==> exp/harbor: inputs <==
## system
module system
  #(parameter WIDTH = 24)
   (input aclk,
    input aresetn,
    input [WIDTH-1:0] s_axis_tdata,
    input s_axis_tvalid,
    output s_axis_tready,
    input s_axis_tlast,
    input [3:0] s_axis_tuser,
    output [2*WIDTH-1:0] m_axis_tdata,
    output m_axis_tvalid,
    input m_axis_tready,
    output m_axis_tlast,
    output [3:0] m_axis_tuser);
clock: 3.34 ns
lec_check: 0
abc_area: 0
cap_margin: 35
cell_pad_in_sites_global_placement: 3
core_margin: 2
core_utilization: 48
cts_cluster_diameter: 351
gpl_routability_driven: 0
gpl_timing_driven: 1
hold_slack_margin: 0.23
max_routing_layer: met4
min_routing_layer: met2
place_density_lb_addon: 0.02
setup_slack_margin: 0.89
slew_margin: 30
tns_end_percent: 75
run.sh (not shown) runs the stock make flow with config.mk's settings and CLKGATE_MAP_FILE=.
==> exp/garnet (differences from exp/harbor) <==
- ABC_AREA: 0 -> unset
- CAP_MARGIN: 35 -> 20
- CELL_PAD_IN_SITES_GLOBAL_PLACEMENT: 3 -> unset
- CORE_UTILIZATION: 48 -> 66
- CTS_CLUSTER_DIAMETER: 351 -> unset
- GPL_ROUTABILITY_DRIVEN: 0 -> unset
- GPL_TIMING_DRIVEN: 1 -> unset
- HOLD_SLACK_MARGIN: 0.23 -> unset
- MAX_ROUTING_LAYER: met4 -> unset
- MIN_ROUTING_LAYER: met2 -> unset
- PLACE_DENSITY_LB_ADDON: 0.02 -> unset
- SETUP_SLACK_MARGIN: 0.89 -> unset
- SLEW_MARGIN: 30 -> 20
- TNS_END_PERCENT: 75 -> unset
==> flow/constraint.sdc (replaced) <==
create_clock -name core_clock -period 2.34 [get_ports {aclk}]
set_input_delay 0.4680 -clock core_clock [delete_from_list [all_inputs] [get_ports {aclk}]]
set_output_delay 0.4680 -clock core_clock [all_outputs]
set_load 0.01 [all_outputs]
==> exp/nickel (differences from exp/harbor) <==
- ABC_AREA: 0 -> unset
- CAP_MARGIN: 35 -> 20
- CELL_PAD_IN_SITES_GLOBAL_PLACEMENT: 3 -> unset
- CORE_UTILIZATION: 48 -> 72
- CTS_CLUSTER_DIAMETER: 351 -> 232
- CTS_CLUSTER_SIZE: unset -> 15
- GPL_ROUTABILITY_DRIVEN: 0 -> unset
- HOLD_SLACK_MARGIN: 0.23 -> unset
- MIN_ROUTING_LAYER: met2 -> unset
- PLACE_DENSITY_LB_ADDON: 0.02 -> 0.27
- SETUP_SLACK_MARGIN: 0.89 -> 0.61
- SLEW_MARGIN: 30 -> 20
==> flow/constraint.sdc (replaced) <==
create_clock -name core_clock -period 2.09 [get_ports {aclk}]
set_input_delay 0.4180 -clock core_clock [delete_from_list [all_inputs] [get_ports {aclk}]]
set_output_delay 0.4180 -clock core_clock [all_outputs]
set_load 0.01 [all_outputs]
==> run summary <==
Notes on the flow run.

- The x dimension of the die is 99.8 microns, for reference.
- The met2 global-route usage is 0.514, for reference.
- According to the floorplan report, the placeable core area is 8810 sq um.
- The worst setup path is captured at a primary output.
- The first-pass GRT wire length is approximately 25000 microns, for reference.
- The global placement routability congestion is 0.897, for reference.
- The global routing usage on met1 is 0.475, for reference.
- The die area is 9970 sq um, for reference.
- The height of the chip is 99.8 microns, for reference.
- At the floorplan stage, the core utilization is reported as 0.688.
- The origin of the critical flop-to-flop path is scrambler_i.m_axis_tdata[9], for reference.
- The floorplan report gives the top-level pin count as 88.
- The starting DRC count in detailed routing is 424, for reference.
- The flow ran to the end and the layout has no timing, DRC or antenna violations.
That was exp/garnet.
==> run summary <==
Notes on the flow run.

- The flow did not finish.
- The failing step is 4_1_cts, for reference.
- The first error in the log reads "[ERROR DPL-0038] Utilization greater than 100%, impossible to legalize".
- The die is 95.8 microns tall.
- The floorplan core density is 0.741, for reference.
- The die covers 9170 sq um.
- The row count is 33, for reference.
- The global placement routability congestion is 0.916, for reference.
- In this run the horizontal extent of the chip is 95.8 microns.
- The region available for standard cell placement spans 8180 sq um.
- By count the netlist is led by 97 x sky130_fd_sc_hd__dfxtp_1, 76 x sky130_fd_sc_hd__nand2_1, 56 x sky130_fd_sc_hd__a21oi_1, 48 x sky130_fd_sc_hd__xnor2_1, 41 x sky130_fd_sc_hd__xnor3_1.
- The number of top-level pins is slightly below 90, for reference.
- The xor/xnor cell area share of the yosys netlist is 0.343, for reference.
That was exp/nickel.
==> run summary <==
Notes on the flow run.

- The run stopped with a tool error.
- The flow halted during 3_3_place_gp.
- The first error in the log reads "[ERROR FLW-0024] Place density exceeds 1.0 (current PLACE_DENSITY_LB_ADDON =  0.02). Please check if the value of  PLACE_DENSITY_LB_ADDON is between 0 and 0.99".
- The chip occupies approximately 14000 sq um.
- According to the floorplan report, the die width is 116 microns.
- 88 I/O pins were placed.
- The core footprint is ~12000 sq um, for reference.
- At the floorplan stage, the core utilization is reported as 0.486.
- The height of the chip is approximately 120 microns, for reference.
- The share of the Yosys chip area taken by registers is 0.320.
That was exp/harbor.

* * *

==> run a: inputs <==
==> flow/design.v <==
`timescale 1ns / 1ps
module scrambler
 #(parameter WIDTH = 32,
   parameter SEED = 7'b1111111)
  (input aclk,
   input aresetn,
   input [WIDTH-1:0] s_axis_tdata,
   input [3:0] s_axis_tuser,
   input s_axis_tvalid,
   output s_axis_tready,
   input s_axis_tlast,
   output reg [WIDTH-1:0] m_axis_tdata,
   output reg [3:0] m_axis_tuser,
   output reg m_axis_tvalid,
   input m_axis_tready,
   output reg m_axis_tlast);
  localparam TAIL_MASK = {{7{1'b0}}, {(WIDTH-7){1'b1}}};
  wire axis_tready_int = m_axis_tready;
  assign s_axis_tready = axis_tready_int;
  wire m_handshake = m_axis_tvalid && axis_tready_int;
  wire s_handshake = s_axis_tvalid && axis_tready_int;
  reg [6:0] lfsr;
  wire [WIDTH-1:0] fb;
  genvar i;
  generate
    for (i = 0; i < WIDTH; i = i + 1) begin : gen_feedback
      if (i < 4)
        assign fb[i] = lfsr[i+3] ^ lfsr[i];
      else if (i < 7)
        assign fb[i] = lfsr[i] ^ fb[i-4];
      else
        assign fb[i] = fb[i-7] ^ fb[i-4];
    end
  endgenerate
  always @(posedge aclk)
    if (~aresetn) begin
      m_axis_tdata <= {WIDTH{1'b0}};
      m_axis_tuser <= 4'h0;
      m_axis_tlast <= 1'b0;
      m_axis_tvalid <= 1'b0;
    end
    else if (s_handshake) begin
      if (s_axis_tlast)
        m_axis_tdata <= (s_axis_tdata ^ fb) & TAIL_MASK;
      else
        m_axis_tdata <= s_axis_tdata ^ fb;
      m_axis_tuser <= s_axis_tuser;
      m_axis_tlast <= s_axis_tlast;
      m_axis_tvalid <= 1'b1;
    end
    else if (m_handshake)
      m_axis_tvalid <= 1'b0;
  always @(posedge aclk)
    if (~aresetn)
      lfsr <= SEED;
    else if (s_handshake)
      lfsr <= fb[WIDTH-1:WIDTH-7];
endmodule
`timescale 1ns / 1ps
module encoder
 #(parameter WIDTH = 24)
  (input aclk,
   input aresetn,
   input [WIDTH-1:0] s_axis_tdata,
   input [3:0] s_axis_tuser,
   input s_axis_tvalid,
   output s_axis_tready,
   input s_axis_tlast,
   output reg [2*WIDTH-1:0] m_axis_tdata,
   output reg [3:0] m_axis_tuser,
   output reg m_axis_tvalid,
   input m_axis_tready,
   output reg m_axis_tlast);
  localparam HISTSIZE = 6;
  wire axis_tready_int = m_axis_tready;
  assign s_axis_tready = axis_tready_int;
  wire m_handshake = m_axis_tvalid && axis_tready_int;
  wire s_handshake = s_axis_tvalid && axis_tready_int;
  reg [2*WIDTH-1:0] m_axis_tdata_int;
  wire [WIDTH-1:0] g0;
  wire [WIDTH-1:0] g1;
  wire [2*WIDTH-1:0] hr;
  wire [2*WIDTH-1:0] tfr;
  wire [2*WIDTH-1:0] ttr;
  reg [HISTSIZE-1:0] history;
  wire [WIDTH+HISTSIZE-1:0] operand = {s_axis_tdata, history};
  genvar i;
  generate
    for (i = 0; i < WIDTH; i = i + 1) begin : gen_poly
      assign g0[i] = operand[i+6] ^ operand[i+4] ^ operand[i+3] ^ operand[i+1] ^ operand[i];
      assign g1[i] = g0[i] ^ operand[i+5] ^ operand[i+1];
    end
    for (i = 0; i < 2*WIDTH-1; i = i + 2) begin : gen_half_rate
      assign hr[i]   = g0[i/2];
      assign hr[i+1] = g1[i/2];
    end
    for (i = 0; i < 3*WIDTH/2-2; i = i + 3) begin : gen_two_thirds
      assign ttr[i]   = g0[2*(i/3)];
      assign ttr[i+1] = g1[2*(i/3)];
      assign ttr[i+2] = g0[2*(i/3)+1];
    end
    for (i = 0; i < 4*WIDTH/3-3; i = i + 4) begin : gen_three_fourths
      assign tfr[i]   = g0[i-i/4];
      assign tfr[i+1] = g1[i-i/4];
      assign tfr[i+2] = g0[i-i/4+1];
      assign tfr[i+3] = g1[i-i/4+2];
    end
  endgenerate
  assign ttr[2*WIDTH-1:3*WIDTH/2] = 0;
  assign tfr[2*WIDTH-1:4*WIDTH/3] = 0;
  always @*
    case (s_axis_tuser)
      4'b1111, 4'b0111, 4'b1011, 4'b0011:
        m_axis_tdata_int = tfr;
      4'b0001:
        m_axis_tdata_int = ttr;
      default:
        m_axis_tdata_int = hr;
    endcase
  always @(posedge aclk)
    if (~aresetn) begin
      m_axis_tdata <= {2*WIDTH{1'b0}};
      m_axis_tuser <= 4'h0;
      m_axis_tlast <= 1'b0;
      m_axis_tvalid <= 1'b0;
    end
    else if (s_handshake) begin
      m_axis_tdata <= m_axis_tdata_int;
      m_axis_tuser <= s_axis_tuser;
      m_axis_tlast <= s_axis_tlast;
      m_axis_tvalid <= 1'b1;
    end
    else if (m_handshake)
      m_axis_tvalid <= 1'b0;
  always @(posedge aclk)
    if (~aresetn)
      history <= {HISTSIZE{1'b0}};
    else if (s_handshake)
      history <= s_axis_tdata[WIDTH-1:WIDTH-HISTSIZE];
endmodule
`timescale 1ns / 1ps
module system
  #(parameter WIDTH = 24)
   (input aclk,
    input aresetn,
    input [WIDTH-1:0] s_axis_tdata,
    input s_axis_tvalid,
    output s_axis_tready,
    input s_axis_tlast,
    input [3:0] s_axis_tuser,
    output [2*WIDTH-1:0] m_axis_tdata,
    output m_axis_tvalid,
    input m_axis_tready,
    output m_axis_tlast,
    output [3:0] m_axis_tuser);
    localparam SEED = 7'b1011101;
    wire [WIDTH-1:0] s2e_tdata;
    wire s2e_tvalid;
    wire s2e_tready;
    wire s2e_tlast;
    wire [3:0] s2e_tuser;
    scrambler #(.WIDTH(WIDTH), .SEED(SEED)) scrambler_i(
        .aclk(aclk),
        .aresetn(aresetn),
        .s_axis_tdata(s_axis_tdata),
        .s_axis_tvalid(s_axis_tvalid),
        .s_axis_tready(s_axis_tready),
        .s_axis_tuser(s_axis_tuser),
        .s_axis_tlast(s_axis_tlast),
        .m_axis_tdata(s2e_tdata),
        .m_axis_tvalid(s2e_tvalid),
        .m_axis_tready(s2e_tready),
        .m_axis_tuser(s2e_tuser),
        .m_axis_tlast(s2e_tlast)
    );
    encoder #(.WIDTH(WIDTH)) encoder_i(
        .aclk(aclk),
        .aresetn(aresetn),
        .s_axis_tdata(s2e_tdata),
        .s_axis_tvalid(s2e_tvalid),
        .s_axis_tready(s2e_tready),
        .s_axis_tuser(s2e_tuser),
        .s_axis_tlast(s2e_tlast),
        .m_axis_tdata(m_axis_tdata),
        .m_axis_tvalid(m_axis_tvalid),
        .m_axis_tready(m_axis_tready),
        .m_axis_tuser(m_axis_tuser),
        .m_axis_tlast(m_axis_tlast)
    );
endmodule
==> flow/run.sh <==
#!/bin/bash
# the make line also repeats each setting of config.mk as NAME=value (left out here)
make -C /OpenROAD-flow-scripts/flow DESIGN_CONFIG=/design/flow/config.mk WORK_HOME=/design/flow/orfs CLKGATE_MAP_FILE= finish
==> flow/config.mk <==
export PLATFORM = sky130hd
export DESIGN_NAME = system
export DESIGN_NICKNAME = system
export VERILOG_FILES = /design/flow/design.v
export SDC_FILE = /design/flow/constraint.sdc
export NUM_CORES = 4
export LEC_CHECK = 0
export CAP_MARGIN = 20
export CORE_MARGIN = 2
export CORE_UTILIZATION = 70
export CTS_CLUSTER_DIAMETER = 232
export GPL_TIMING_DRIVEN = 1
export MAX_ROUTING_LAYER = met4
export PLACE_DENSITY_LB_ADDON = 0.27
export SETUP_SLACK_MARGIN = -0.13
export SLEW_MARGIN = 20
export TNS_END_PERCENT = 75
==> flow/constraint.sdc <==
create_clock -name core_clock -period 2.09 [get_ports {aclk}]
set_input_delay 0.4180 -clock core_clock [delete_from_list [all_inputs] [get_ports {aclk}]]
set_output_delay 0.4180 -clock core_clock [all_outputs]
set_load 0.01 [all_outputs]
==> inputs of run b, as changes to run a <==
CAP_MARGIN = 0   (was 20)
CORE_UTILIZATION = 66   (was 70)
CTS_CLUSTER_DIAMETER = not set   (was 232)
GPL_TIMING_DRIVEN = not set   (was 1)
HOLD_SLACK_MARGIN = -0.09   (was not set)
MAX_ROUTING_LAYER = not set   (was met4)
PLACE_DENSITY_LB_ADDON = not set   (was 0.27)
SETUP_SLACK_MARGIN = not set   (was -0.13)
TNS_END_PERCENT = not set   (was 75)
==> flow/constraint.sdc (replaced) <==
create_clock -name core_clock -period 1.6 [get_ports {aclk}]
set_input_delay 0.3200 -clock core_clock [delete_from_list [all_inputs] [get_ports {aclk}]]
set_output_delay 0.3200 -clock core_clock [all_outputs]
set_load 0.01 [all_outputs]
==> CHANGELOG.md <==
### Changed

* ClkCell Share at 0.02821
* Minimum clock period at 2.024 ns
* Top Metal Used: met4
* Final setup viols at 0
* Number of OpenROAD warnings at 26
* DIE AREA at 9419 um^2
* RSZ-0062 raised after global routing: no
* Met1 Use GR at 0.4624
* Pre-CTS WS at 0.07684 ns
* Status: timing/DRC/antenna clean
* Delay-heaviest family, CP: buffers and inverters
[end of results for run a]
==> CHANGELOG.md <==
### Metrics

* And+or+nand+nor area frac at 0.1018
* Synth Area in Adders at 0
* Placer congestion estimate at 0.9660
* Failed at: clock tree synthesis
* # rows at 34
* Syn avg cell area at 9.887 um^2
* Pre-CTS WS at -0.3278 ns
* DIE AREA at 9966 um^2
* Max-area cell share at 0.3204
* Status: did not finish
* Post-synth top area cell: dfxtp_1
* Most common reg cell: dfxtp_1
* Log Error: [ERROR DPL-0033] detailed placement checks failed during check placement.
* Mux share at 0.001652
[end of results for run b]
